// CPU
module CPU(clk, rst, memoryData, memoryAddress, dataOut, readSignal, writeSignal, AC);
input clk;
input rst;  
input [15:0] memoryData;
reg [3:0] state;
reg [5:0] PC;
reg [10:0] MAR;
reg signed [15:0] MBR;
reg [3:0] opcode;
reg M;
reg [15:0] IR;
reg zeroFlag, overflowFlag, carryFlag, negativeFlag;
output reg readSignal;
output reg writeSignal;
output reg signed [15:0] AC;
output reg [15:0] dataOut; 
output reg [10:0] memoryAddress;
reg signed [15:0] result;
parameter Load = 4'd1, Store = 4'd2, Add = 4'd3, Sub = 4'd4, Mul = 4'd5, Div = 4'd6 , Branch = 4'd7, BRZ = 4'd8;
always @ (posedge clk) begin
	if (rst) begin
	PC <= 0;
	state = 0;
	AC <= 0;
	dataOut <= 0;
	memoryAddress <= 0;
	zeroFlag = 0;
	overflowFlag = 0;
	carryFlag = 0;
	negativeFlag = 0;
	readSignal = 1;
	writeSignal = 0;
	end
	else
	case (state)
		0: begin  
			MAR <= PC;
			state = 1;
		end
		1: begin  
			writeSignal = 0;
			readSignal = 1;
			memoryAddress <= MAR;
			PC <= PC + 1;
			state = 2;
		end
		2:state = 3;  
		3: begin
  ...
Settings: LEC_CHECK=0, ABC_AREA=0, CAP_MARGIN=5, CELL_PAD_IN_SITES_DETAIL_PLACEMENT=2, CELL_PAD_IN_SITES_GLOBAL_PLACEMENT=1, CORE_ASPECT_RATIO=0.52, CORE_MARGIN=5, CORE_UTILIZATION=50, CTS_CLUSTER_DIAMETER=252, CTS_CLUSTER_SIZE=25, GPL_ROUTABILITY_DRIVEN=0, GPL_TIMING_DRIVEN=0, HOLD_SLACK_MARGIN=0.21, MAX_ROUTING_LAYER=met5, PLACE_DENSITY_LB_ADDON=0.06, SETUP_SLACK_MARGIN=-2.0, SLEW_MARGIN=10; clock period 35.8 ns.
run.sh (not shown) runs the stock make flow with config.mk's settings and CLKGATE_MAP_FILE=.
The first run ended with an error in detailed placement (3_5_place_dp).
Change:
==> flow/config.mk (replaced) <==
export PLATFORM = sky130hd
export DESIGN_NAME = CPU
export DESIGN_NICKNAME = CPU
export VERILOG_FILES = /design/flow/design.v
export SDC_FILE = /design/flow/constraint.sdc
export NUM_CORES = 4
export LEC_CHECK = 0
export ABC_AREA = 0
export CAP_MARGIN = 10
export CORE_ASPECT_RATIO = 0.56
export CORE_MARGIN = 5
export CORE_UTILIZATION = 50
export CTS_CLUSTER_DIAMETER = 44
export GPL_TIMING_DRIVEN = 0
export HOLD_SLACK_MARGIN = 0.21
export MAX_ROUTING_LAYER = met4
export PLACE_DENSITY_LB_ADDON = 0.03
export SETUP_SLACK_MARGIN = 5.0
export SLEW_MARGIN = 10
The new run completed with no timing, DRC or antenna violations. Die area barely changes. Synthesized area stays the same. Synthesized cell count is unchanged.
Change:
--- a/flow/config.mk
+++ b/flow/config.mk
@@ -10,3 +10,3 @@
-export CORE_ASPECT_RATIO = 0.56
-export CORE_MARGIN = 5
-export CORE_UTILIZATION = 50
+export CORE_ASPECT_RATIO = 0.95
+export CORE_MARGIN = 2
+export CORE_UTILIZATION = 58
@@ -14,2 +13,0 @@
-export GPL_TIMING_DRIVEN = 0
-export HOLD_SLACK_MARGIN = 0.21
@@ -17 +15 @@
-export PLACE_DENSITY_LB_ADDON = 0.03
+export PLACE_DENSITY_LB_ADDON = 0.19
==> flow/constraint.sdc (replaced) <==
create_clock -name core_clock -period 21.6 [get_ports {clk}]
set_input_delay 4.3200 -clock core_clock [delete_from_list [all_inputs] [get_ports {clk}]]
set_output_delay 4.3200 -clock core_clock [all_outputs]
set_load 0.01 [all_outputs]
=>
- The changed run finished but fails on negative setup slack
- final area is higher by about a fifth
- wire length rises by about a fifth
- maximum frequency went up by a few percent
- sequential power rose by well over a third
- die size went down by about a fifth
- power grows by well over a third
- final cell count is higher by roughly a tenth
Change:
--- a/flow/config.mk
+++ b/flow/config.mk
@@ -8 +8 @@
-export ABC_AREA = 0
+export ABC_AREA = 1
@@ -13,0 +14 @@
+export CTS_CLUSTER_SIZE = 72
@@ -16 +17 @@
-export SETUP_SLACK_MARGIN = 5.0
+export SETUP_SLACK_MARGIN = 0.18
=> The changed run did not get past global routing (5_1_grt) with GRT-0232; die size is lower by about 0.7%; synthesized cell count is higher by about 20%; synthesized area is lower by about 0.75%.

* * *

run 1:
Starting RTL as in the previous note.
Settings: LEC_CHECK=0, ABC_AREA=1, CAP_MARGIN=15, CORE_MARGIN=2, CORE_UTILIZATION=72, CTS_CLUSTER_DIAMETER=360, CTS_CLUSTER_SIZE=38, HOLD_SLACK_MARGIN=0.29, PLACE_DENSITY=0.63, SETUP_SLACK_MARGIN=3.94, SLEW_MARGIN=20, TNS_END_PERCENT=90; clock period 19.8 ns.
FAIL run 1 @ 4_1_cts: tool exited with error
--- input diff run 1..run 2 ---
- CAP_MARGIN: 15 -> 20
- SETUP_SLACK_MARGIN: 3.94 -> 2.47
- CTS_CLUSTER_SIZE: 38 -> unset
- TNS_END_PERCENT: 90 -> unset
- HOLD_SLACK_MARGIN: 0.29 -> unset
- PLACE_DENSITY: 0.63 -> 0.6
- CTS_CLUSTER_DIAMETER: 360 -> unset
- the clock period (ns, I/O delays scaled along): 19.8 -> 28.8
==> results <==
Run 2: GRT-0232 in 5_1_grt -> run aborted
Summary — pre-CTS setup slack, run 2 relative to run 1: higher, by 6.29 ns.
Between run 1 and run 2, the flow reports weighted congestion at the end of routability-driven global placement decreasing by a few percent.
Diff run 2..run 1 | synthesized netlist net count | unchanged
Relative to run 2, the following input files were edited for run 3:
- SETUP_SLACK_MARGIN: 2.47 -> 2.54
- ABC_AREA: 1 -> unset
- the clock period (ns, I/O delays scaled along): 28.8 -> 8.53
Findings:
Count of mapped cells out of synthesis on run 3 is down relative to run 2.
Summary of the comparison: simple-gate portion of the synthesized area is lower in run 3, relative to run 2.
Run 3 is listed as incomplete: the tool reported an error in 4_1_cts and the run ended there.
Run 3 against run 2: sequential-to-total area share from yosys stat held; routability congestion estimate went up by 3.3%.
In the tables for run 3 and run 2, post-synthesis share of cell area spent on and-or and or-and gates reads lower with run 2.
Run 3 against run 2: post-placement cell area saw an increase, total die size saw an increase, multiplexer share of the synthesized area saw an increase, die span in y saw an increase.
Between run 3 and run 2, it is run 3 whose starting utilization of the core area is higher, by 0.34 points.
Run 3 vs run 2 on synthesized area: run 3 is the higher one.
#### Input delta (run 4 over run 3)
- a change of CORE_UTILIZATION from 72 to 52
- a deleted SETUP_SLACK_MARGIN that had been 2.54
- a change of the clock period (ns, I/O delays scaled along) from 8.53 to 38.3
### Flow results
- For share of synthesized area spent on multiplexers, run 4 and run 3 come out practically identical.
- When run 4 is set beside run 3, its die height turns out to be about 17% larger.
- Die span in x of run 4 exceeds that of run 3 by more than 10%.
- Run 4 went all the way through synthesis, placement and routing and the layout is clean on timing, DRC and antenna.
- Die size: run 4 vs run 3 up 10000 um^2
[inputs] run 5 vs run 4
- CORE_UTILIZATION: 52 -> 62
- ABC_AREA: unset -> 1
- CTS_CLUSTER_SIZE: unset -> 96
- the clock period (ns, I/O delays scaled along): 38.3 -> 23.0
Findings:
- The flow ended early for run 5: it failed with a tool error in 5_1_grt.
- Run 4 → run 5: count of boundary I/O pins ~0 delta; multiplexer fraction of the synthesized cell area -4.6 points.
- Looking at cell area after synthesis, run 5 sits 0.75% lower than run 4 does.
- Diff run 4 -> run 5: yosys stat cell total climbed about 20%, detailed-placement wirelength estimate climbed 2.8 mm, post-synthesis share of cell area spent on and, or, nand and nor gates climbed 6.7 points.
- Cell resize tally after clock tree synthesis sits higher in run 5 than in run 4.
- Area fraction in full adders, half adders and majority gates: run 5 > run 4
- Run 5: gate count after technology mapping is 20% higher than what run 4 reported.
- The mean instance size in the synthesized netlist reported for run 5 is smaller than that of run 4 by about 17%.

* * *

Setup of the reference run:
Starting RTL as in the previous note.
==> flow/config.mk <==
export PLATFORM = sky130hd
export DESIGN_NAME = CPU
export DESIGN_NICKNAME = CPU
export VERILOG_FILES = /design/flow/design.v
export SDC_FILE = /design/flow/constraint.sdc
export NUM_CORES = 4
export LEC_CHECK = 0
export ABC_AREA = 0
export CAP_MARGIN = 10
export CELL_PAD_IN_SITES_DETAIL_PLACEMENT = 1
export CELL_PAD_IN_SITES_GLOBAL_PLACEMENT = 1
export CORE_ASPECT_RATIO = 0.7
export CORE_MARGIN = 5
export CORE_UTILIZATION = 50
export CTS_CLUSTER_DIAMETER = 252
export GPL_TIMING_DRIVEN = 0
export HOLD_SLACK_MARGIN = 0.21
export MAX_ROUTING_LAYER = met5
export PLACE_DENSITY_LB_ADDON = 0.03
export SETUP_SLACK_MARGIN = -2.0
export SLEW_MARGIN = 10
==> flow/constraint.sdc <==
create_clock -name core_clock -period 35.8 [get_ports {clk}]
set_input_delay 7.1600 -clock core_clock [delete_from_list [all_inputs] [get_ports {clk}]]
set_output_delay 7.1600 -clock core_clock [all_outputs]
set_load 0.01 [all_outputs]
In the reference run the implementation ran to completion but is not tape-out ready, as the final checks report setup timing.
Modified inputs, the trial run compared to the reference run
- MAX_ROUTING_LAYER removed (was met5)
- CELL_PAD_IN_SITES_GLOBAL_PLACEMENT removed (was 1)
- CELL_PAD_IN_SITES_DETAIL_PLACEMENT removed (was 1)
- CORE_ASPECT_RATIO removed (was 0.7)
- CTS_CLUSTER_DIAMETER removed (was 252)
- PLACE_DENSITY_LB_ADDON removed (was 0.03)
- HOLD_SLACK_MARGIN removed (was 0.21)
- GPL_TIMING_DRIVEN removed (was 0)
- SLEW_MARGIN changed from 10 to 20
- SETUP_SLACK_MARGIN changed from -2.0 to 5.0
- CORE_MARGIN changed from 5 to 2
- ABC_AREA removed (was 0)
- CAP_MARGIN changed from 10 to 20
- the clock period (ns, I/O delays scaled along) changed from 35.8 to 21.5
==> results <==
Nothing crashed in the trial run and all stages finished; the problem is that the final layout failed, the offending checks being setup timing. Minimum hold slack: the trial run < the reference run. Against the reference run, via count in the trial run rose by a few percent. Final core utilization (the trial run over the reference run): increase, 17 points. The reference run reports its worst setup path startpoint as MBR[1] while the trial run reports MBR[6].

* * *

## before
The RTL this note starts from:
==> flow/design.v <==
module CPU(clk, rst, memoryData, memoryAddress, dataOut, readSignal, writeSignal, AC);
input clk;
input rst;  
input [15:0] memoryData;
reg [3:0] state;
reg [5:0] PC;
reg [10:0] MAR;
reg signed [15:0] MBR;
reg [3:0] opcode;
reg M;
reg [15:0] IR;
reg zeroFlag, overflowFlag, carryFlag, negativeFlag;
output reg readSignal;
output reg writeSignal;
output reg signed [15:0] AC;
output reg [15:0] dataOut; 
output reg [10:0] memoryAddress;
reg signed [15:0] result;
parameter Load = 4'd1, Store = 4'd2, Add = 4'd3, Sub = 4'd4, Mul = 4'd5, Div = 4'd6 , Branch = 4'd7, BRZ = 4'd8;
always @ (posedge clk) begin
	if (rst) begin
	PC <= 0;
	state = 0;
	AC <= 0;
	dataOut <= 0;
	memoryAddress <= 0;
	zeroFlag = 0;
	overflowFlag = 0;
	carryFlag = 0;
	negativeFlag = 0;
	readSignal = 1;
	writeSignal = 0;
	end
	else
	case (state)
		0: begin  
			MAR <= PC;
			state = 1;
		end
		1: begin  
			writeSignal = 0;
			readSignal = 1;
			memoryAddress <= MAR;
			PC <= PC + 1;
			state = 2;
		end
		2:state = 3;  
		3: begin
			MBR <= memoryData;
			state = 4;
		end
		4: begin
			IR <= MBR;
			state = 5;
		end
		5: begin  
			opcode <= IR[15:12];
			M <= IR[11];
			MAR <= IR[10:0];
			state = 6;
		end
		6: begin
				if (opcode == Branch) begin  
					PC <= MAR; 
					state = 0;
				end
				else if (opcode == BRZ) begin  
					if(zeroFlag == 1 && M == 1) begin
						PC <= MAR;
						state = 0;
					end
					else begin
						state = 0;
					end
				end
				else begin
					state = 7;
				end
		end
		7: begin
			if (opcode == Store) begin
				memoryAddress <= MAR;
			end
			state = 8;
		end
		8: begin
			if (opcode == Store) begin  
				writeSignal = 1;
				readSignal = 0;
				dataOut <= AC;
				state = 0;
			end
			else begin
				state = 9;
			end
		end
		9: begin
			writeSignal = 0;
			readSignal = 1;
			if(M == 1) begin
				memoryAddress <= MAR;
			end
			state = 10;
			end
		10: begin
			state = 11;
		end
		11: begin
			if (M == 1) begin
				MBR <= memoryData;
			end
			else if (M == 0) begin
				MBR <= $signed(IR[10:0]);
			end
			state = 12;
		end
		12: begin  
			if (opcode == Load) begin  
				AC <= MBR;
				state = 0;
			end
			else if (opcode != Add && opcode != Sub && opcode != Mul && opcode != Div) begin  
				state = 0;
			end
			else begin
				case(opcode)
				Add :  
					begin
					{carryFlag, result} = AC + MBR;
					zeroFlag = (result==0)? 1:0;
					if(AC[15]==MBR[15]) begin
					  if(MBR[15]==result[15])begin
					  overflowFlag = 0;
					  end
					  else begin
					  overflowFlag = 1;
					  end
					end
					else begin
					overflowFlag = 0;
					end						
					negativeFlag =(result[15]==1)? 1:0;	
					end
				Sub :  
					begin
					{carryFlag, result} = AC - MBR;
					zeroFlag = (result==0)? 1:0;
					if(AC[15]==MBR[15]) begin
					  if(MBR[15]==result[15])begin
					  overflowFlag = 0;
					  end
					  else begin
					  overflowFlag = 1;
					  end
					end
					else begin
					overflowFlag = 0;
					end
					negativeFlag =(result[15]==1)? 1:0;
					end
				Mul :  
					begin
					result = AC * MBR;
					zeroFlag = (result==0)? 1:0;
					if(result > 16'h0FFF || result < 16'hF000) begin
					overflowFlag = 1;
					end
					else begin
						overflowFlag = 0;
					end
					negativeFlag =(result[15]==1)? 1:0;
					end	
				Div :  
					begin
					if (MBR == 0) result = 0;  
					else result = AC / MBR;
					zeroFlag = (result==0)? 1:0;
					negativeFlag =(result[15]==1)? 1:0;
					end						
			endcase  
			AC <= result;
			state = 0;
			end
		end
	endcase
end
endmodule
clock: 8.53 ns
lec_check: 0
cap_margin: 20
core_margin: 2
core_utilization: 72
cts_cluster_size: 10
place_density: 0.6
setup_slack_margin: 2.54
slew_margin: 35
Seen in the log of before: DPL-0038 during 4_1_cts, after which the run never completed.
Here is what was changed in the inputs of after compared with before.
==> flow/config.mk <==
export PLATFORM = sky130hd
export DESIGN_NAME = CPU
export DESIGN_NICKNAME = CPU
export VERILOG_FILES = /design/flow/design.v
export SDC_FILE = /design/flow/constraint.sdc
export NUM_CORES = 4
export LEC_CHECK = 0
export ABC_AREA = 1
export CAP_MARGIN = 20
export CORE_MARGIN = 2
export CORE_UTILIZATION = 65
export CTS_CLUSTER_SIZE = 72
export PLACE_DENSITY = 0.6
export SLEW_MARGIN = 20
==> flow/constraint.sdc <==
create_clock -name core_clock -period 24.0 [get_ports {clk}]
set_input_delay 4.8000 -clock core_clock [delete_from_list [all_inputs] [get_ports {clk}]]
set_output_delay 4.8000 -clock core_clock [all_outputs]
set_load 0.01 [all_outputs]
Results
What ended before was a tool error in 4_1_cts; the run never finished. after: it failed with a tool error in 5_1_grt, so there are no final results. The final reports for after and before show per-instance average area after synthesis lower in the former. Between after and before, it is after whose aoi/oai-family share of the synthesized area is lower, by 6.7 points. Sort before and after by synthesized cell count, descending, and after comes first.

* * *

## run A
Starts from the design.v that is shown in full above.
Settings: LEC_CHECK=0, CAP_MARGIN=20, CORE_MARGIN=2, CORE_UTILIZATION=72, CTS_CLUSTER_DIAMETER=88, CTS_CLUSTER_SIZE=10, PLACE_DENSITY=0.6, SETUP_SLACK_MARGIN=2.54, SLEW_MARGIN=40; clock period 8.53 ns.
Run A got as far as clock tree synthesis, where a tool error ended the run.
## Diff of input files: run B against run A
--- a/flow/config.mk
+++ b/flow/config.mk
@@ -6,10 +6,9 @@
 export NUM_CORES = 4
 export LEC_CHECK = 0
+export ABC_AREA = 1
 export CAP_MARGIN = 20
 export CORE_MARGIN = 2
 export CORE_UTILIZATION = 72
-export CTS_CLUSTER_DIAMETER = 88
-export CTS_CLUSTER_SIZE = 10
+export CTS_CLUSTER_SIZE = 99
 export PLACE_DENSITY = 0.6
-export SETUP_SLACK_MARGIN = 2.54
-export SLEW_MARGIN = 40
+export SLEW_MARGIN = 20
==> flow/constraint.sdc <==
create_clock -name core_clock -period 58.2 [get_ports {clk}]
set_input_delay 11.6400 -clock core_clock [delete_from_list [all_inputs] [get_ports {clk}]]
set_output_delay 11.6400 -clock core_clock [all_outputs]
set_load 0.01 [all_outputs]
### Flow results
- Instance tally after logic synthesis in run B is 467 higher than in run A
- Taking run A as the reference, in run B vertical extent of the die has decreased, area fraction in compound gates after synthesis has decreased, final RePlAce weighted congestion has decreased.
- [compare] base=run A new=run B: synthesized area per cell fell 17%, area reported by Yosys stat fell by about 0.75%, fraction of the mapped netlist area in simple logic gates rose 6.7 points.
- The final layout from run B, which completed every stage, passed the timing, DRC and antenna checks at the end of the flow.
- Die area delta for run B relative to run A: about 0.7% lower
Input changes introduced in run C (baseline for comparison: run B):
--- a/flow/config.mk
+++ b/flow/config.mk
@@ -6,9 +6,9 @@
 export NUM_CORES = 4
 export LEC_CHECK = 0
-export ABC_AREA = 1
 export CAP_MARGIN = 20
 export CORE_MARGIN = 2
 export CORE_UTILIZATION = 72
-export CTS_CLUSTER_SIZE = 99
+export CTS_CLUSTER_DIAMETER = 347
+export CTS_CLUSTER_SIZE = 32
 export PLACE_DENSITY = 0.6
 export SLEW_MARGIN = 20
==> flow/constraint.sdc <==
create_clock -name core_clock -period 28.8 [get_ports {clk}]
set_input_delay 5.7600 -clock core_clock [delete_from_list [all_inputs] [get_ports {clk}]]
set_output_delay 5.7600 -clock core_clock [all_outputs]
set_load 0.01 [all_outputs]
--- outcome ---
Run C finished every stage; the final checks, however, were not passed, the failures being setup timing.
Relative to run B, the share of the core filled with cells of run C is higher by 11 points.
Run B → run C: number of vias after detailed routing went up; post-layout instance area now sits higher; non-clock inverter total of the final layout dropped 323.
> inputs changed (run C -> run D)
--- a/flow/config.mk
+++ b/flow/config.mk
@@ -8,7 +8,5 @@
 export CAP_MARGIN = 20
 export CORE_MARGIN = 2
-export CORE_UTILIZATION = 72
-export CTS_CLUSTER_DIAMETER = 347
-export CTS_CLUSTER_SIZE = 32
+export CORE_UTILIZATION = 40
 export PLACE_DENSITY = 0.6
 export SLEW_MARGIN = 20
==> flow/constraint.sdc <==
create_clock -name core_clock -period 38.3 [get_ports {clk}]
set_input_delay 7.6600 -clock core_clock [delete_from_list [all_inputs] [get_ports {clk}]]
set_output_delay 7.6600 -clock core_clock [all_outputs]
set_load 0.01 [all_outputs]
Results
Per the final summary, run D finished and its layout is clean on timing, DRC and antenna. Per the comparison of run D with run C, worst-case hold slack shows no meaningful change, wire length lower, final design instance area without fill lost 8.5%. Run D vs. run C: proportion of power drawn by the clock network grew by 1.3 points; via count shrank by 3658; count of buffers inserted at the top-level ports held steady; total number of multi-input combinational cells held steady; met3 layer wire length in the routed design shrank by about 60%.
The following lists how run E was set up differently from run D:
--- a/flow/config.mk
+++ b/flow/config.mk
@@ -7,6 +7,8 @@
 export LEC_CHECK = 0
 export CAP_MARGIN = 20
+export CORE_ASPECT_RATIO = 0.97
 export CORE_MARGIN = 2
 export CORE_UTILIZATION = 40
+export GPL_TIMING_DRIVEN = 0
 export PLACE_DENSITY = 0.6
 export SLEW_MARGIN = 20
==> flow/constraint.sdc <==
create_clock -name core_clock -period 42.0 [get_ports {clk}]
set_input_delay 8.4000 -clock core_clock [delete_from_list [all_inputs] [get_ports {clk}]]
set_output_delay 8.4000 -clock core_clock [all_outputs]
set_load 0.01 [all_outputs]
==> results <==
Run E reached the final stage; the timing, DRC and antenna checks on its layout passed. Core utilization up 0.84 points in run E wrt run D. Run E vs run D — first-pass GRT wire length dropped slightly. Total non-filler cell area in the finished layout: run E worse than run D. Run E vs run D — headroom to the max-slew limit dropped 9.1 points. Arrival time of the worst setup path: run D and run E compared, lower one is run D. Combinational gate area delta (run E -> run D): insignificant. In the tables for run D and run E, peak per-stage delay on the critical path reads lower with run D. Looking at number of buffers other than clock buffers in the final layout, run E sits above run D.
No activity file was given, so power comes from the tool's default toggle rates.
